## the reference run
==> flow/design.v (excerpt) <==
module mac_array #(
    parameter NUM_CHANNELS = 4,
    parameter DATA_WIDTH = 8,
    parameter ACCUM_WIDTH = 32,
    parameter OUTPUT_WIDTH = 16
)(
    input  clk,
    input  rst_n,
    input  [NUM_CHANNELS-1:0] enable,
    input  [NUM_CHANNELS-1:0] clear_acc,
    input  [DATA_WIDTH*NUM_CHANNELS-1:0] input_data,
    input  [DATA_WIDTH*NUM_CHANNELS-1:0] weight,
    output [OUTPUT_WIDTH*NUM_CHANNELS-1:0] mac_out,
    output [OUTPUT_WIDTH*NUM_CHANNELS-1:0] activated_out,
    output [NUM_CHANNELS-1:0] valid,
    output [NUM_CHANNELS-1:0] overflow
);
    genvar i;
    generate
        for (i = 0; i < NUM_CHANNELS; i = i + 1) begin : mac_channels
            mac_unit #(
                .DATA_WIDTH(DATA_WIDTH),
                .ACCUM_WIDTH(ACCUM_WIDTH),
                .OUTPUT_WIDTH(OUTPUT_WIDTH)
            ) mac_inst (
                .clk(clk),
                .rst_n(rst_n),
                .enable(enable[i]),
                .clear_acc(clear_acc[i]),
                .input_data(input_data[DATA_WIDTH*(i+1)-1:DATA_WIDTH*i]),
                .weight(weight[DATA_WIDTH*(i+1)-1:DATA_WIDTH*i]),
                .mac_out(mac_out[OUTPUT_WIDTH*(i+1)-1:OUTPUT_WIDTH*i]),
                .activated_out(activated_out[OUTPUT_WIDTH*(i+1)-1:OUTPUT_WIDTH*i]),
                .valid(valid[i]),
                .overflow(overflow[i])
            );
        end
    endgenerate
endmodule
Size in the first run: about 2500 cells after synthesis, roughly 140 flip-flops, roughly 0.021 mm2 of cells after synthesis.
clock: 8.5 ns
lec_check: 0
cap_margin: 20
core_aspect_ratio: 1.46
core_margin: 2
core_utilization: 60
cts_cluster_diameter: 242
cts_cluster_size: 98
place_density: 0.35
slew_margin: 20
tns_end_percent: 15
run.sh (not shown) runs the stock make flow with config.mk's settings and CLKGATE_MAP_FILE=.
> inputs changed (the reference run -> the trial run)
- CTS_CLUSTER_DIAMETER: 242 -> 292
- HOLD_SLACK_MARGIN: unset -> 0.01
- CORE_ASPECT_RATIO: 1.46 -> 0.88
- SETUP_SLACK_MARGIN: unset -> 2.04
- TNS_END_PERCENT: 15 -> unset
- CTS_CLUSTER_SIZE: 98 -> unset
- MAX_ROUTING_LAYER: unset -> met4
- CORE_UTILIZATION: 60 -> 40
- PLACE_DENSITY: 0.35 -> unset
- GPL_ROUTABILITY_DRIVEN: unset -> 0
### Flow results
From the reference run to the trial run the numbers moved as follows: design area now sits higher; sequential share of layout area now sits lower; flip-flop count now sits at about the same level. The trial run vs the reference run — y dimension of the die dropped by a few percent. Summary of the trial run over the reference run: non-clock buffer count went up about 5.6%; stage delay of the slowest cell on the critical path shrank by 0.03 ns; tightest slew margin relative to the limit went down by 2.4 points.

The RTL this note starts from:
==> flow/design.v <==
module vedic_2x2 (
    input  [1:0] a,
    input  [1:0] b,
    output [3:0] product
);
    wire [3:0] partial;
    wire c1, c2;
    assign partial[0] = a[0] & b[0];
    assign partial[1] = a[1] & b[0];
    assign partial[2] = a[0] & b[1];
    assign partial[3] = a[1] & b[1];
    assign product[0] = partial[0];
    assign {c1, product[1]} = partial[1] + partial[2];
    assign {c2, product[2]} = partial[3] + c1;
    assign product[3] = c2;
endmodule
module vedic_mult #(
    parameter WIDTH = 8
)(
    input  [WIDTH-1:0] a,
    input  [WIDTH-1:0] b,
    output [2*WIDTH-1:0] product
);
    generate
        if (WIDTH == 2) begin : base_case
            vedic_2x2 v2x2 (
                .a(a),
                .b(b),
                .product(product)
            );
        end else begin : recursive_case
            localparam HALF_WIDTH = WIDTH / 2;
            wire [WIDTH-1:0] q0, q1, q2, q3;
            wire [2*WIDTH-1:0] aligned_q0, aligned_q1, aligned_q2, aligned_q3;
            wire [2*WIDTH-1:0] temp1, temp2;
            vedic_mult #(HALF_WIDTH) m0 (
                .a(a[HALF_WIDTH-1:0]),
                .b(b[HALF_WIDTH-1:0]),
                .product(q0)
            );
            vedic_mult #(HALF_WIDTH) m1 (
                .a(a[WIDTH-1:HALF_WIDTH]),
                .b(b[HALF_WIDTH-1:0]),
                .product(q1)
            );
            vedic_mult #(HALF_WIDTH) m2 (
                .a(a[HALF_WIDTH-1:0]),
                .b(b[WIDTH-1:HALF_WIDTH]),
                .product(q2)
            );
            vedic_mult #(HALF_WIDTH) m3 (
                .a(a[WIDTH-1:HALF_WIDTH]),
                .b(b[WIDTH-1:HALF_WIDTH]),
                .product(q3)
            );
            assign aligned_q0 = {{WIDTH{1'b0}}, q0};
            assign aligned_q1 = {{HALF_WIDTH{1'b0}}, q1, {HALF_WIDTH{1'b0}}};
            assign aligned_q2 = {{HALF_WIDTH{1'b0}}, q2, {HALF_WIDTH{1'b0}}};
            assign aligned_q3 = {q3, {WIDTH{1'b0}}};
            assign temp1 = aligned_q0 + aligned_q1;
            assign temp2 = temp1 + aligned_q2;
            assign product = temp2 + aligned_q3;
        end
    endgenerate
endmodule
module sigmoid_activation #(
    parameter WIDTH = 16,
    parameter FRAC_BITS = 11
)(
    input  signed [WIDTH-1:0] x,
    output [WIDTH-1:0] y
);
    localparam signed [WIDTH-1:0] NEG_THRESHOLD = -(4 << FRAC_BITS);
    localparam signed [WIDTH-1:0] POS_THRESHOLD = (4 << FRAC_BITS);
    localparam [WIDTH-1:0] ZERO_VAL = {WIDTH{1'b0}};
    localparam [WIDTH-1:0] HALF_VAL = (1 << (WIDTH-1));
    localparam [WIDTH-1:0] ONE_VAL  = {WIDTH{1'b1}};
    reg [WIDTH-1:0] y_reg;
    always @(*) begin
        if ($signed(x) < NEG_THRESHOLD)
            y_reg = ZERO_VAL;
        else if ($signed(x) > POS_THRESHOLD)
            y_reg = ONE_VAL;
        else
            y_reg = HALF_VAL + {{3{x[WIDTH-1]}}, x[WIDTH-1:3]};
    end
    assign y = y_reg;
endmodule
module mac_unit #(
    parameter DATA_WIDTH = 8,
    parameter ACCUM_WIDTH = 32,
    parameter OUTPUT_WIDTH = 16,
    parameter USE_SQRT_CSLA = 1,
    parameter ENABLE_ACTIVATION = 1,
    parameter FRAC_BITS = 11
)(
    input  clk,
    input  rst_n,
    input  enable,
    input  clear_acc,
    input  [DATA_WIDTH-1:0] input_data,
    input  [DATA_WIDTH-1:0] weight,
    output [OUTPUT_WIDTH-1:0] mac_out,
    output [OUTPUT_WIDTH-1:0] activated_out,
    output valid,
    output overflow
);
    localparam MULT_WIDTH = 2 * DATA_WIDTH;
    wire [MULT_WIDTH-1:0] mult_result;
    reg [ACCUM_WIDTH-1:0] accumulator;
    reg [ACCUM_WIDTH-1:0] next_acc;
    wire [ACCUM_WIDTH:0] acc_sum;
    reg overflow_reg;
    reg valid_reg;
    vedic_mult #(
        .WIDTH(DATA_WIDTH)
    ) multiplier (
        .a(input_data),
        .b(weight),
        .product(mult_result)
    );
    assign acc_sum = {1'b0, accumulator} + {{(ACCUM_WIDTH-MULT_WIDTH+1){1'b0}}, mult_result};
    always @(*) begin
        if (enable) begin
            if (clear_acc) begin
                next_acc = {{(ACCUM_WIDTH-MULT_WIDTH){1'b0}}, mult_result};
            end else begin
                next_acc = acc_sum[ACCUM_WIDTH-1:0];
            end
        end else if (clear_acc) begin
            next_acc = {ACCUM_WIDTH{1'b0}};
        end else begin
            next_acc = accumulator;
        end
    end
    always @(posedge clk or negedge rst_n) begin
        if (!rst_n)
            accumulator <= {ACCUM_WIDTH{1'b0}};
        else
            accumulator <= next_acc;
    end
    always @(posedge clk or negedge rst_n) begin
        if (!rst_n)
            overflow_reg <= 1'b0;
        else if (clear_acc)
            overflow_reg <= 1'b0;
        else if (enable && acc_sum[ACCUM_WIDTH])
            overflow_reg <= 1'b1;
    end
    assign overflow = overflow_reg;
    assign mac_out = accumulator[OUTPUT_WIDTH-1:0];
    generate
        if (ENABLE_ACTIVATION) begin : gen_activation
            sigmoid_activation #(
                .WIDTH(OUTPUT_WIDTH),
                .FRAC_BITS(FRAC_BITS)
            ) activation (
                .x(mac_out),
                .y(activated_out)
            );
        end else begin : no_activation
            assign activated_out = mac_out;
        end
    endgenerate
    always @(posedge clk or negedge rst_n) begin
        if (!rst_n)
            valid_reg <= 1'b0;
        else
            valid_reg <= enable;
    end
    assign valid = valid_reg;
endmodule
module mac_array #(
    parameter NUM_CHANNELS = 4,
    parameter DATA_WIDTH = 8,
    parameter ACCUM_WIDTH = 32,
    parameter OUTPUT_WIDTH = 16
)(
    input  clk,
    input  rst_n,
    input  [NUM_CHANNELS-1:0] enable,
    input  [NUM_CHANNELS-1:0] clear_acc,
    input  [DATA_WIDTH*NUM_CHANNELS-1:0] input_data,
    input  [DATA_WIDTH*NUM_CHANNELS-1:0] weight,
    output [OUTPUT_WIDTH*NUM_CHANNELS-1:0] mac_out,
    output [OUTPUT_WIDTH*NUM_CHANNELS-1:0] activated_out,
    output [NUM_CHANNELS-1:0] valid,
    output [NUM_CHANNELS-1:0] overflow
);
    genvar i;
    generate
        for (i = 0; i < NUM_CHANNELS; i = i + 1) begin : mac_channels
            mac_unit #(
                .DATA_WIDTH(DATA_WIDTH),
                .ACCUM_WIDTH(ACCUM_WIDTH),
                .OUTPUT_WIDTH(OUTPUT_WIDTH)
            ) mac_inst (
                .clk(clk),
                .rst_n(rst_n),
                .enable(enable[i]),
                .clear_acc(clear_acc[i]),
                .input_data(input_data[DATA_WIDTH*(i+1)-1:DATA_WIDTH*i]),
                .weight(weight[DATA_WIDTH*(i+1)-1:DATA_WIDTH*i]),
                .mac_out(mac_out[OUTPUT_WIDTH*(i+1)-1:OUTPUT_WIDTH*i]),
                .activated_out(activated_out[OUTPUT_WIDTH*(i+1)-1:OUTPUT_WIDTH*i]),
                .valid(valid[i]),
                .overflow(overflow[i])
            );
        end
    endgenerate
endmodule
==> flow/config.mk <==
export PLATFORM = sky130hd
export DESIGN_NAME = mac_array
export DESIGN_NICKNAME = mac_array
export VERILOG_FILES = /design/flow/design.v
export SDC_FILE = /design/flow/constraint.sdc
export NUM_CORES = 4
export LEC_CHECK = 0
export CAP_MARGIN = 20
export CORE_MARGIN = 2
export CORE_UTILIZATION = 40
export CTS_CLUSTER_DIAMETER = 292
export GPL_ROUTABILITY_DRIVEN = 0
export SETUP_SLACK_MARGIN = 2.04
export SLEW_MARGIN = 20
==> flow/constraint.sdc <==
create_clock -name core_clock -period 8.5 [get_ports {clk}]
set_input_delay 1.7000 -clock core_clock [delete_from_list [all_inputs] [get_ports {clk}]]
set_output_delay 1.7000 -clock core_clock [all_outputs]
set_load 0.01 [all_outputs]
Next try:
CTS_CLUSTER_DIAMETER = default   (was 292)
GPL_ROUTABILITY_DRIVEN = default   (was 0)
GPL_TIMING_DRIVEN = 0   (was default)
SETUP_SLACK_MARGIN = default   (was 2.04)
TNS_END_PERCENT = 65   (was default)
Outcome: Hold slack loses 0.015 ns; clock-buffer cell count drops by 1; routed wire length decreases by roughly a tenth; via count came out lower by a few percent; global-route usage fell by 1.8 points.
Next try:
CORE_UTILIZATION = 60   (was 40)
CTS_CLUSTER_DIAMETER = 242   (was default)
CTS_CLUSTER_SIZE = 98   (was default)
GPL_TIMING_DRIVEN = default   (was 0)
TNS_END_PERCENT = default   (was 65)
After rerunning: The new run finished clean. Combinational power is higher by 7.7%. Global-route usage goes up by 8.5 points. Power is higher by 5.8%. Wire length is lower by 4.0%. Worst setup slack got worse by 0.024 ns. Non-clock buffer count came out higher by 39.
Next try:
ABC_AREA = 1   (was default)
CORE_ASPECT_RATIO = 1.82   (was default)
CORE_UTILIZATION = 32   (was 60)
CTS_CLUSTER_DIAMETER = 336   (was 242)
PLACE_DENSITY = 0.35   (was default)
SLEW_MARGIN = 0   (was 20)
TNS_END_PERCENT = 15   (was default)
After rerunning: Area after synthesis rose by 13%. Global-route usage decreases by 7.3 points. Count of clock-buffer cells in the layout stays the same. Total power is lower by 1.5%. Utilization decreases by 35 points. Critical path depth is higher by 9. Worst setup slack gets better by 0.43 ns. Non-clock buffer count fell by 109. Sequential power barely changes. Final cell count climbs by 49%. Wire length goes up by 52%.
Power is estimated from default activity; no workload was simulated.
